Setup of run 1:
## RNG
module RNG(
    input               CLK,
    input               RST,
    input               RND_IN,
    output reg [7:0]    OUT,
    output reg          WE,
    input               FULL
);
Size: ~6200 cells after synthesis, ~1600 flip-flops, roughly 0.067 sq mm of cells after synthesis.
make LEC_CHECK=0 ABC_AREA=1 CAP_MARGIN=20 CORE_ASPECT_RATIO=1.44 CORE_MARGIN=2 CORE_UTILIZATION=72 CTS_CLUSTER_DIAMETER=372 CTS_CLUSTER_SIZE=10 PLACE_DENSITY=0.6 SETUP_SLACK_MARGIN=0.42 SLEW_MARGIN=20 finish   # period 2.02 ns
run.sh (not shown) runs the stock make flow with config.mk's settings and CLKGATE_MAP_FILE=.
Status run 1: flow complete, layout not clean - setup timing
Setup changes, run 1 to run 2
Settings: CORE_ASPECT_RATIO: 1.44 -> unset; CAP_MARGIN: 20 -> 40.
==> results <==
- The flow completed for run 2, but it is not clean: the layout still shows setup timing.
- From run 1 to run 2 the numbers moved as follows: internal power of the cells now sits at about the same level; total wire length now sits lower; wire length of the first global-routing pass -3.0%; portion of total power attributed to combinational logic went down by 0.2 points; final area now smaller.
- For the post-detailed-route via-to-cell ratio, run 2 came in about 0.5% lower than run 1 did.
- Shortest clock period the worst path allows after layout: run 2 lower than run 1
- Diff run 1 -> run 2 | cell leakage power | down slightly
- Min power across run 2 and run 1: run 2
- The run showing the smaller total number of nets in the final design is run 2.
- Of the two values seen for worst setup path endpoint, l5_0[36] was produced by run 2 and l5_2[48] by run 1.
diff inputs: run 2 => run 3
Settings: a deleted ABC_AREA that had been 1; a deleted CTS_CLUSTER_SIZE that had been 10; a change of CORE_UTILIZATION from 72 to 40; a change of CAP_MARGIN from 40 to 20; a deleted SETUP_SLACK_MARGIN that had been 0.42; a deleted CTS_CLUSTER_DIAMETER that had been 372; a change of the clock period (ns, I/O delays scaled along) from 2.02 to 5.0.
## What came out
Run 3 ended with every stage complete and zero timing, DRC or antenna violations.
Run 3 ends up with a total global routing track utilization that is 16 points lower than in run 2.
Run comparison: run 2 critical path endpoint l5_0[36]; run 3 critical path endpoint l7_1[51]
From run 2 to run 3 the numbers moved as follows: routed wirelength normalized by instance count fell 1.5 um; endpoint arrival time on the critical path rose by 1.29 ns; sequential standard cell area level; growth of design area from synthesis to finish fell 7.0 points.
Final period demand of the worst path | run 3 above run 2
Of run 3 and run 2, the run reporting the lower switching part of the total was run 3.
What run 4 does differently from run 3 at the input level:
Settings: CTS_CLUSTER_DIAMETER now 332, previously not set; CELL_PAD_IN_SITES_DETAIL_PLACEMENT now 1, previously not set; CELL_PAD_IN_SITES_GLOBAL_PLACEMENT now 3, previously not set; PLACE_DENSITY now 0.35, was 0.6; CORE_ASPECT_RATIO now 0.5, previously not set; CTS_CLUSTER_SIZE now 90, previously not set; CORE_UTILIZATION now 57, was 40.
==> comparison <==
Both conditions hold for run 3: the flow ran to the end and the final layout passed the timing, design-rule and antenna checks. Run 4 terminated abnormally: 3_1_place_gp_skip_io reported GPL-0301. Compared with run 3, in run 4 overall die height decreased by about 40% relative to the old numbers; number of cells produced by synthesis flat. As far as flip-flop and latch count after synthesis goes, run 3 and run 4 are indistinguishable; the numbers are identical. Run 3 fits on a die that is larger than the die of run 4.
Here is what was changed in the inputs of run 5 compared with run 4.
Settings: PLACE_DENSITY: 0.35 -> 0.6; CELL_PAD_IN_SITES_GLOBAL_PLACEMENT: 3 -> unset; CORE_ASPECT_RATIO: 0.5 -> unset; CTS_CLUSTER_DIAMETER: 332 -> unset; CTS_CLUSTER_SIZE: 90 -> unset; CELL_PAD_IN_SITES_DETAIL_PLACEMENT: 1 -> unset; CORE_UTILIZATION: 57 -> 66; the clock period (ns, I/O delays scaled along): 5.0 -> 2.02.
Findings:
The flow completed for run 5, but it is not clean: the layout still shows setup timing.
Re simple-gate area share of the yosys netlist: no difference whatsoever between run 4 and run 5.
In the tables for run 5 and run 4, die footprint reads lower with run 5.
Run 4 → run 5: core utilization before placement increased 9.0 points; compound-gate portion of the synthesized area level.
Note that the cell row count recorded for run 5 amounts to 1.3 times the value seen in run 4.
Re number of different library cells in the post-synthesis netlist: no difference whatsoever between run 4 and run 5.
Summary: with run 4 as the reference, chip width in run 5 moved down by more than a quarter.
Here is what was changed in the inputs of run 6 compared with run 5.
Settings: CORE_UTILIZATION now 72, was 66; SETUP_SLACK_MARGIN now -0.19, previously not set; SLEW_MARGIN now 40, was 20; CAP_MARGIN now 15, was 20; CTS_CLUSTER_DIAMETER now 90, previously not set; CORE_ASPECT_RATIO now 0.71, previously not set.
[summary]
Max tally of non-filler cells in the final layout across run 6 and run 5: run 5
Hold slack: run 6 > run 5
Summary of run 6 over run 5: combinational group power went down; depth of the worst register-to-register path climbed 1.
Delta(final instance area, run 6 - run 5) < 0
Status for run 6 and run 5: no clean run
Finished, but not clean: run 5, with setup timing.

== P ==
Starting RTL as in the previous note.
clock: 1.82 ns
lec_check: 0
cap_margin: 20
core_margin: 2
core_utilization: 67
cts_cluster_diameter: 32
hold_slack_margin: 0.3
place_density: 0.6
setup_slack_margin: -0.14
slew_margin: 20
P: complete, dirty (setup timing)
The inputs of Q differ from those of P as listed below.
- HOLD_SLACK_MARGIN removed (was 0.3)
- CORE_UTILIZATION changed from 67 to 40
- CTS_CLUSTER_DIAMETER removed (was 32)
- CAP_MARGIN changed from 20 to 10
- SETUP_SLACK_MARGIN removed (was -0.14)
- the clock period (ns, I/O delays scaled along) changed from 1.82 to 2.16
==> results <==
Finished, but not clean: Q, with setup timing. | area reported by Yosys stat | Q vs P | ≈ equal |. Relative to P, setup slack of the most critical reg-to-reg path increased by 300 ps in Q. A group with the largest share of power of clock is what P shows, while registers belongs to Q. The area inside the core boundary in Q is 1.7 times that in P. In Q relative to P, routed length on met3 had gone down by more than a quarter. Looking only at critical path depth, and setting everything else aside, the lower value of Q and P goes to P. P → Q: post-cts sizing count decreased by 52 relative to the old numbers; number of global-route vias before repair went down by about 10%. Delta (Q minus P): total wire length after detailed routing has decreased, sequential logic power has decreased, met1 usage has decreased.
[inputs] R vs Q
- PLACE_DENSITY: 0.6 -> unset
- CORE_UTILIZATION: 40 -> 70
- CAP_MARGIN: 10 -> 20
- the clock period (ns, I/O delays scaled along): 2.16 -> 2.07
==> comparison <==
[flow] R | stages: complete | final checks: fail | reason: setup timing
A master of the slowest instance on the critical path of or3b_4 is what Q shows, while or4_4 belongs to R.
R against Q: core utilization shows an increase of 36 points, switching power total -170 µW, number of global-route vias before repair climbed 1,549.
Row die boundary width: R lower / Q higher
Compared Q against R; routed wire length within noise.
Comparing the two runs side by side, R comes out ahead of Q on clock skew after layout.
R vs Q — clock period minus final worst setup slack dropped 44 ps.
Going from Q to R, global-route wire length before repair has decreased; post-route standard cell area excluding fillers saw a decrease; wire length the detailed router placed on met1 down 10,000 µm; post-layout total power neither gained nor lost much.
The inputs of S differ from those of R as listed below.
- changing the clock period (ns, I/O delays scaled along) from 2.07 to 2.1
Findings:
Diff R..S | overall global routing resource usage | negligible. Status S: flow complete, layout not clean - setup timing. | actual slew at the worst max-slew pin | lower: R |. Delta (S minus R): first-pass GRT wire length about even, worst path setup slack after routing rose 70 ps.
diff inputs: S => T
- putting CTS_CLUSTER_DIAMETER at 32 where nothing was set
- swapping 70 for 67 in CORE_UTILIZATION
- putting PLACE_DENSITY at 0.6 where nothing was set
- swapping 2.1 for 2.17 in the clock period (ns, I/O delays scaled along)
[summary]
| T | all stages done | FAIL | setup timing |
Looking at post-detailed-route via-to-cell ratio, T sits 0.49% lower than S does.
On number of cells after detailed placement, S and T are neck and neck.
Final worst setup slack (lower): S
Looking only at sequential share of layout area, and setting everything else aside, the lower value of S and T goes to T.
Layout overhead on the synthesized area: T > S
In T the portion of total power attributed to sequential cells turned out 11 points lower than in S.
Looking at group with the largest share of power, the clock result is from T; the registers one comes from S.

Setup of rev 12:
RNG again, from the RTL that the note above started with.
Settings: LEC_CHECK=0, CAP_MARGIN=20, CORE_MARGIN=2, CORE_UTILIZATION=72, CTS_CLUSTER_DIAMETER=396, PLACE_DENSITY=0.36, SETUP_SLACK_MARGIN=-0.19, SLEW_MARGIN=20; clock period 2.07 ns.
Ran to the end and failed final checks on negative setup slack: rev 12.
The following lists how rev 13 was set up differently from rev 12:
- PLACE_DENSITY no longer set, was 0.36
- SETUP_SLACK_MARGIN no longer set, was -0.19
- CTS_CLUSTER_DIAMETER no longer set, was 396
- CORE_UTILIZATION now 58, was 72
- the clock period (ns, I/O delays scaled along) now 2.65, was 2.07
==> results <==
- The final cycle utilization of the critical path of rev 13 falls short of that of rev 12 by 23 points.
- Looking at total clock network power across rev 12 and rev 13, the one that comes out lower is rev 13.
- Having completed the whole flow, rev 13 delivered a layout that passed the timing, design-rule and antenna checks.
- Sort rev 12 and rev 13 by worst-margin pin slew asc -> top: rev 13

RNG again, from the RTL that the note above started with.
==> flow/config.mk <==
export PLATFORM = sky130hd
export DESIGN_NAME = RNG
export DESIGN_NICKNAME = RNG
export VERILOG_FILES = /design/flow/design.v
export SDC_FILE = /design/flow/constraint.sdc
export NUM_CORES = 4
export LEC_CHECK = 0
export CAP_MARGIN = 20
export CELL_PAD_IN_SITES_GLOBAL_PLACEMENT = 1
export CORE_MARGIN = 7
export CORE_UTILIZATION = 40
export CTS_CLUSTER_DIAMETER = 69
export GPL_ROUTABILITY_DRIVEN = 1
export HOLD_SLACK_MARGIN = 0.26
export SLEW_MARGIN = 20
==> flow/constraint.sdc <==
create_clock -name core_clock -period 3.12 [get_ports {CLK}]
set_input_delay 0.6240 -clock core_clock [delete_from_list [all_inputs] [get_ports {CLK}]]
set_output_delay 0.6240 -clock core_clock [all_outputs]
set_load 0.01 [all_outputs]
==> next run, changes <==
==> flow/config.mk (replaced) <==
export PLATFORM = sky130hd
export DESIGN_NAME = RNG
export DESIGN_NICKNAME = RNG
export VERILOG_FILES = /design/flow/design.v
export SDC_FILE = /design/flow/constraint.sdc
export NUM_CORES = 4
export LEC_CHECK = 0
export ABC_AREA = 1
export CAP_MARGIN = 20
export CORE_MARGIN = 2
export CORE_UTILIZATION = 72
export CTS_CLUSTER_DIAMETER = 372
export PLACE_DENSITY = 0.6
export SLEW_MARGIN = 20
==> flow/constraint.sdc (replaced) <==
create_clock -name core_clock -period 2.02 [get_ports {CLK}]
set_input_delay 0.4040 -clock core_clock [delete_from_list [all_inputs] [get_ports {CLK}]]
set_output_delay 0.4040 -clock core_clock [all_outputs]
set_load 0.01 [all_outputs]
After rerunning: The changed run produced a layout that fails on setup timing; wire length falls by 7.3%; global-route usage rises by 15 points; design area rises by 2.0%; sequential power rises by 56%.
==> next run, changes <==
--- a/flow/config.mk
+++ b/flow/config.mk
@@ -6,9 +6,8 @@
 export NUM_CORES = 4
 export LEC_CHECK = 0
-export ABC_AREA = 1
-export CAP_MARGIN = 20
+export CAP_MARGIN = 15
 export CORE_MARGIN = 2
 export CORE_UTILIZATION = 72
-export CTS_CLUSTER_DIAMETER = 372
+export CTS_CLUSTER_DIAMETER = 353
 export PLACE_DENSITY = 0.6
 export SLEW_MARGIN = 20
What happened:
- The new run completed, yet does not pass: setup timing
- routed wire length rises by 6.2%
- final area rises by 2.6%
- via count rises by 2.0%
- total power falls by 2.9%
- combinational power falls by about 50%
- setup slack got worse by 0.33 ns
- die size falls by about 0.4%
==> next run, changes <==
--- a/flow/config.mk
+++ b/flow/config.mk
@@ -6,8 +6,7 @@
 export NUM_CORES = 4
 export LEC_CHECK = 0
-export CAP_MARGIN = 15
+export CAP_MARGIN = 20
 export CORE_MARGIN = 2
-export CORE_UTILIZATION = 72
-export CTS_CLUSTER_DIAMETER = 353
+export CORE_UTILIZATION = 60
 export PLACE_DENSITY = 0.6
 export SLEW_MARGIN = 20
==> flow/constraint.sdc (replaced) <==
create_clock -name core_clock -period 3.64 [get_ports {CLK}]
set_input_delay 0.7280 -clock core_clock [delete_from_list [all_inputs] [get_ports {CLK}]]
set_output_delay 0.7280 -clock core_clock [all_outputs]
set_load 0.01 [all_outputs]
=> This time the run produced a clean layout; power went down by well over a third; cell area goes down by a little under a tenth; worst hold slack is better by 0.35 ns; wire length is lower by a few percent; core utilization is lower by 20 points; global-route usage is lower by 8.4 points; non-clock buffer count falls by 387.
Power figures rest on the tool's default switching activity, not on a simulated workload.
